==> run K: inputs <==
==> flow/design.v <==
`timescale 1ns / 1ps
module cla_slice_part(g,p,a,b);
 input a, b;
 output g;  
 output p;  
 assign g = a & b;
 assign p = a ^ b;
endmodule
module CarryPropagateGenerateUnit( g,p,a,b);
	input  [15:0] a,b;
	output [15:0] g,p;
	cla_slice_part s0(g[0],p[0],a[0],b[0]);
	cla_slice_part s1(g[1],p[1],a[1],b[1]);
	cla_slice_part s2(g[2],p[2],a[2],b[2]);
	cla_slice_part s3(g[3],p[3],a[3],b[3]);
	cla_slice_part s4(g[4],p[4],a[4],b[4]);
	cla_slice_part s5(g[5],p[5],a[5],b[5]);
	cla_slice_part s6(g[6],p[6],a[6],b[6]);
	cla_slice_part s7(g[7],p[7],a[7],b[7]);
	cla_slice_part s8(g[8],p[8],a[8],b[8]);
	cla_slice_part s9(g[9],p[9],a[9],b[9]);
	cla_slice_part s10(g[10],p[10],a[10],b[10]);
	cla_slice_part s11(g[11],p[11],a[11],b[11]);
	cla_slice_part s12(g[12],p[12],a[12],b[12]);
	cla_slice_part s13(g[13],p[13],a[13],b[13]);
	cla_slice_part s14(g[14],p[14],a[14],b[14]);
	cla_slice_part s15(g[15],p[15],a[15],b[15]);
endmodule
module SixteenBitSummationUnit(sum,p,carry,cin);
  input [14:0] carry;
  input cin;
  input [15:0] p;
  output [15:0] sum;
  assign sum[0] = p[0] ^ cin;
  assign sum[1] = p[1] ^ carry[0];
  assign sum[2] = p[2] ^ carry[1];
  assign sum[3] = p[3] ^ carry[2];
  assign sum[4] = p[4] ^ carry[3];
  assign sum[5] = p[5] ^ carry[4];
  assign sum[6] = p[6] ^ carry[5];
  assign sum[7] = p[7] ^ carry[6];
  assign sum[8] = p[8] ^ carry[7];
  assign sum[9] = p[9] ^ carry[8];
  assign sum[10] = p[10] ^ carry[9];
  assign sum[11] = p[11] ^ carry[10];
  assign sum[12] = p[12] ^ carry[11];
  assign sum[13] = p[13] ^ carry[12];
  assign sum[14] = p[14] ^ carry[13];
  assign sum[15] = p[15] ^ carry[14];
endmodule
module four_bit_block_cla(P,G,carry,p,g,cin);
	input [3:0] p,g;
	input cin;
	output [2:0] carry;
	output P,G;
	assign	carry[0] = 	g[0] |
											cin & p[0];
	assign	carry[1] =  g[1] |
											g[0] & p[1] |
											cin  &  p[0] & p[1];
	assign	carry[2] =  g[2] |
											g[1] & p[2] |
											g[0] & p [1] & p[2] |
											cin  & p[0] & p[1] & p[2];
	assign	P = p[0] & p[1] & p[2] & p[3];
	assign	G = g[3] | 
							g[2] & p[3] |
							g[1] & p[2] & p[3] |
							g[0] & p[1] & p[2] & p[3];
endmodule
module cla_16_two_level(sum,cout,a,b,cin);
	input [15:0] a, b;
	input cin;
	output [15:0] sum;
	output  cout;
	wire [15:0]   g, p,carry;  
	wire [3:0]  G,P;
	assign carry[3]  = G[0] | cin & P[0];
	assign carry[7]  = G[1] | G[0] & P[1] | cin & P[0] & P[1]; 
	assign carry[11] = G[2] |
										 G[1] & P[2] |
										 G[0] & P[1] & P[2] | 
										 cin  & P[0] & P[1] & P[2];
	assign cout = G[3] |
								G[2] & P[3] |
								G[1] & P[2] & P[3] |
								G[0] & P[1] & P[2] & P[3] |
								cin   & P[0] & P[1] & P[2] & P[3];
	CarryPropagateGenerateUnit   CPGU( g,p,a,b);
	four_bit_block_cla FBBC0(P[0],G[0],carry[2:0],p[3:0],g[3:0],cin);     
	four_bit_block_cla FBBC1(P[1],G[1],carry[6:4],p[7:4],g[7:4],carry[3]);   
	four_bit_block_cla FBBC2(P[2],G[2],carry[10:8],p[11:8],g[11:8],carry[7]);
	four_bit_block_cla FBBC3(P[3],G[3],carry[14:12],p[15:12],g[15:12],carry[11]); 
	SixteenBitSummationUnit TTBSU(sum,p,carry[14:0],cin);
endmodule
`timescale 1ns / 1ps
module xnew2(
	output reg [15:0] x,
	input [15:0] x0,
	input [15:0] y,
	input cin,
	input reset,
	input stop,
	input clk
	);
	wire [15:0] sum,a,b;
	wire cout;	 
	cla_16_two_level alu(sum,cout,a,b,cin);
	assign a=x;
	assign b=cin?(~y):y;
	always @(posedge clk)
	begin
		if(reset)
		begin
			x<=x0;
		end
		else
		begin
			if(!stop)
			begin
				x<=sum;
			end
			else
			begin
				x<=x;
			end
		end
	end
endmodule
`timescale 1ns / 1ps
module ynew2(
	output reg [15:0] y,
	input [15:0] y0,
	input [15:0] x,
	input cin,
	input reset,
	input stop,
	input clk
	);
	wire [15:0] sum,a,b;
	wire cout;	 
	cla_16_two_level alu(sum,cout,a,b,cin);
	assign a=y;
	assign b=cin?(~x):x;
	always @(posedge clk)
	begin
		if(reset)
		begin
			y<=y0;
		end
		else
		begin
			if(!stop)
			begin
				y<=sum;
			end
			else
			begin
				y<=y;
			end
		end	
	end
endmodule
`timescale 1ns / 1ps
module znew2(
	output reg [15:0] z,
	output zsign,
	input [15:0] z0,
	input [15:0] zrom,
	input cin,
	input reset,
	input stop,
	input clk
	);
	wire [15:0] sum,a,b;
	wire cout;	 
	cla_16_two_level alu(sum,cout,a,b,cin);
	assign a=z;
	assign b=cin?(~zrom):zrom;
	always @(posedge clk)
	begin
		if(reset)
		begin
			z<=z0;
		end
		else
		begin
			if(!stop)
				z<=sum;
			else
				z<=z;
		end	
	end
	assign zsign=z[15];
endmodule
`timescale 1ns / 1ps
module datapathnew2(
	output [15:0] x,
	output [15:0] y,
	input [15:0] z0,
	input [3:0] i,
	input reset,
	input stop,
	input clk
	); 
	parameter xinit=16'b0010_0110_1101_1101;	 
	parameter yinit=16'b0;
	reg [15:0] zrom_q;
	wire [15:0] xval,yval,zval;
	wire [15:0] x0,y0;
	wire [15:0] z;
	wire zsign;
	always @(*)
	begin
		case(i)
			4'd0: zrom_q=16'b0011_0010_0100_0011;
			4'd1: zrom_q=16'b0001_1101_1010_1100;
			4'd2: zrom_q=16'b0000_1111_1010_1101;
			4'd3: zrom_q=16'b0000_0111_1111_0101;
			4'd4: zrom_q=16'b0000_0011_1111_1110;
			4'd5: zrom_q=16'b0000_0001_1111_1111;
			4'd6: zrom_q=16'b0000_0000_1111_1111;
			4'd7: zrom_q=16'b0000_0000_0111_1111;
			4'd8: zrom_q=16'b0000_0000_0011_1111;
			4'd9: zrom_q=16'b0000_0000_0001_1111;
			4'd10: zrom_q=16'b0000_0000_0000_1111;
			4'd11: zrom_q=16'b0000_0000_0000_0111;
			4'd12: zrom_q=16'b0000_0000_0000_0011;
			4'd13: zrom_q=16'b0000_0000_0000_0001;
			4'd14: zrom_q=16'b0;
			4'd15: zrom_q=16'b0;
			default: zrom_q=16'b0;
		endcase
	end
	xnew2 xmod(x,x0,yval,xcin,reset,stop,clk);
	ynew2 ymod(y,y0,xval,ycin,reset,stop,clk);
	znew2 zmod(z,zsign,z0,zval,zcin,reset,stop,clk);
	assign x0=xinit;
	assign y0=yinit;
	assign xval=$signed(x)>>>i;
	assign yval=$signed(y)>>>i;
	assign zval=zrom_q;
	assign xcin=zsign?1'b0:1'b1;
	assign ycin=zsign?1'b1:1'b0;
	assign zcin=zsign?1'b0:1'b1;
endmodule
`timescale 1ns / 1ps
module cordic_sincos(
	input clk,
	input rst,
	input start,
	input [15:0] z0,
	output ready,
	output reg done,
	output [15:0] x,
	output [15:0] y
	);
	reg busy;
	reg [3:0] cnt;
	wire load;
	assign ready = ~busy;
	assign load = rst | (start & ~busy);
	always @(posedge clk)
	begin
		if(rst)
		begin
			busy <= 1'b0;
			cnt <= 4'd0;
			done <= 1'b0;
		end
		else
		begin
			done <= 1'b0;
			if(!busy)
			begin
				cnt <= 4'd0;
				if(start)
					busy <= 1'b1;
			end
			else
			begin
				cnt <= cnt + 4'd1;
				if(cnt == 4'd15)
				begin
					busy <= 1'b0;
					done <= 1'b1;
				end
			end
		end
	end
	datapathnew2 dp(x,y,z0,cnt,load,~busy,clk);
endmodule
==> flow/run.sh <==
#!/bin/bash
# the make line also repeats each setting of config.mk as NAME=value (left out here)
make -C /OpenROAD-flow-scripts/flow DESIGN_CONFIG=/design/flow/config.mk WORK_HOME=/design/flow/orfs CLKGATE_MAP_FILE= finish
==> flow/config.mk <==
export PLATFORM = sky130hd
export DESIGN_NAME = cordic_sincos
export DESIGN_NICKNAME = cordic_sincos
export VERILOG_FILES = /design/flow/design.v
export SDC_FILE = /design/flow/constraint.sdc
export NUM_CORES = 4
export LEC_CHECK = 0
export CAP_MARGIN = 20
export CORE_MARGIN = 7
export CORE_UTILIZATION = 55
export CTS_CLUSTER_DIAMETER = 22
export GPL_ROUTABILITY_DRIVEN = 1
export HOLD_SLACK_MARGIN = 0.21
export MIN_ROUTING_LAYER = met2
export SLEW_MARGIN = 20
export TNS_END_PERCENT = 45
==> flow/constraint.sdc <==
create_clock -name core_clock -period 3.24 [get_ports {clk}]
set_input_delay 0.6480 -clock core_clock [delete_from_list [all_inputs] [get_ports {clk}]]
set_output_delay 0.6480 -clock core_clock [all_outputs]
set_load 0.01 [all_outputs]
==> run H: changes against run K <==
CORE_MARGIN = 2   (was 7)
CORE_UTILIZATION = 67   (was 55)
CTS_CLUSTER_DIAMETER = 29   (was 22)
GPL_ROUTABILITY_DRIVEN = not set   (was 1)
HOLD_SLACK_MARGIN = not set   (was 0.21)
MIN_ROUTING_LAYER = not set   (was met2)
TNS_END_PERCENT = not set   (was 45)
==> flow/constraint.sdc (replaced) <==
create_clock -name core_clock -period 4.04 [get_ports {clk}]
set_input_delay 0.8080 -clock core_clock [delete_from_list [all_inputs] [get_ports {clk}]]
set_output_delay 0.8080 -clock core_clock [all_outputs]
set_load 0.01 [all_outputs]
==> results <==
|  | run K | run H |
|---|---|---|
| Clock-pin slew reported for the worst setup and hold paths after clock tree synthesis | 70 ps | 80 ps |
| CP Data Required Time | 3480 ps | 4290 ps |
| Outcome | finished with violations | finished with violations |
| Violated checks | setup timing | setup timing |
| Starting density of the core | 0.573 | 0.684 |
| Total routing resource utilization after global routing | 0.408 | 0.364 |
| Drt wl/cell | 20.5 um | 20.2 um |
| Synthesis-to-layout area growth | 35.9% | 20.1% |
| Seq group | 0.00139 W | 0.00110 W |
| DR WL met3 | 8370 um | 1330 um |
| Crit Path Max Fanout | 12 | 6 |
| Well tap count | 140 | 111 |
| Dpl cells | 972 | 857 |
| Global routing usage on met2 | 0.450 | 0.595 |
| Iteration tally of the first detailed-router pass | 13 | 5 |
| Static Leakage | 3.78 nW | 3.25 nW |
| Largest stage delay on the critical path | 560 ps | 540 ps |
| Met1 WL | 0 um | 7480 um |
| Clock share of power | 0.133 | 0.124 |
| Number of cells in the finished layout apart from fillers | 1002 | 887 |
| Worst vdd ir | 799 uV | 549 uV |
| Max_slew headroom | 0.512 | 0.576 |
| Routed wire length on met2 | 9480 um | 8560 um |
No activity file was given, so power comes from the tool's default toggle rates.
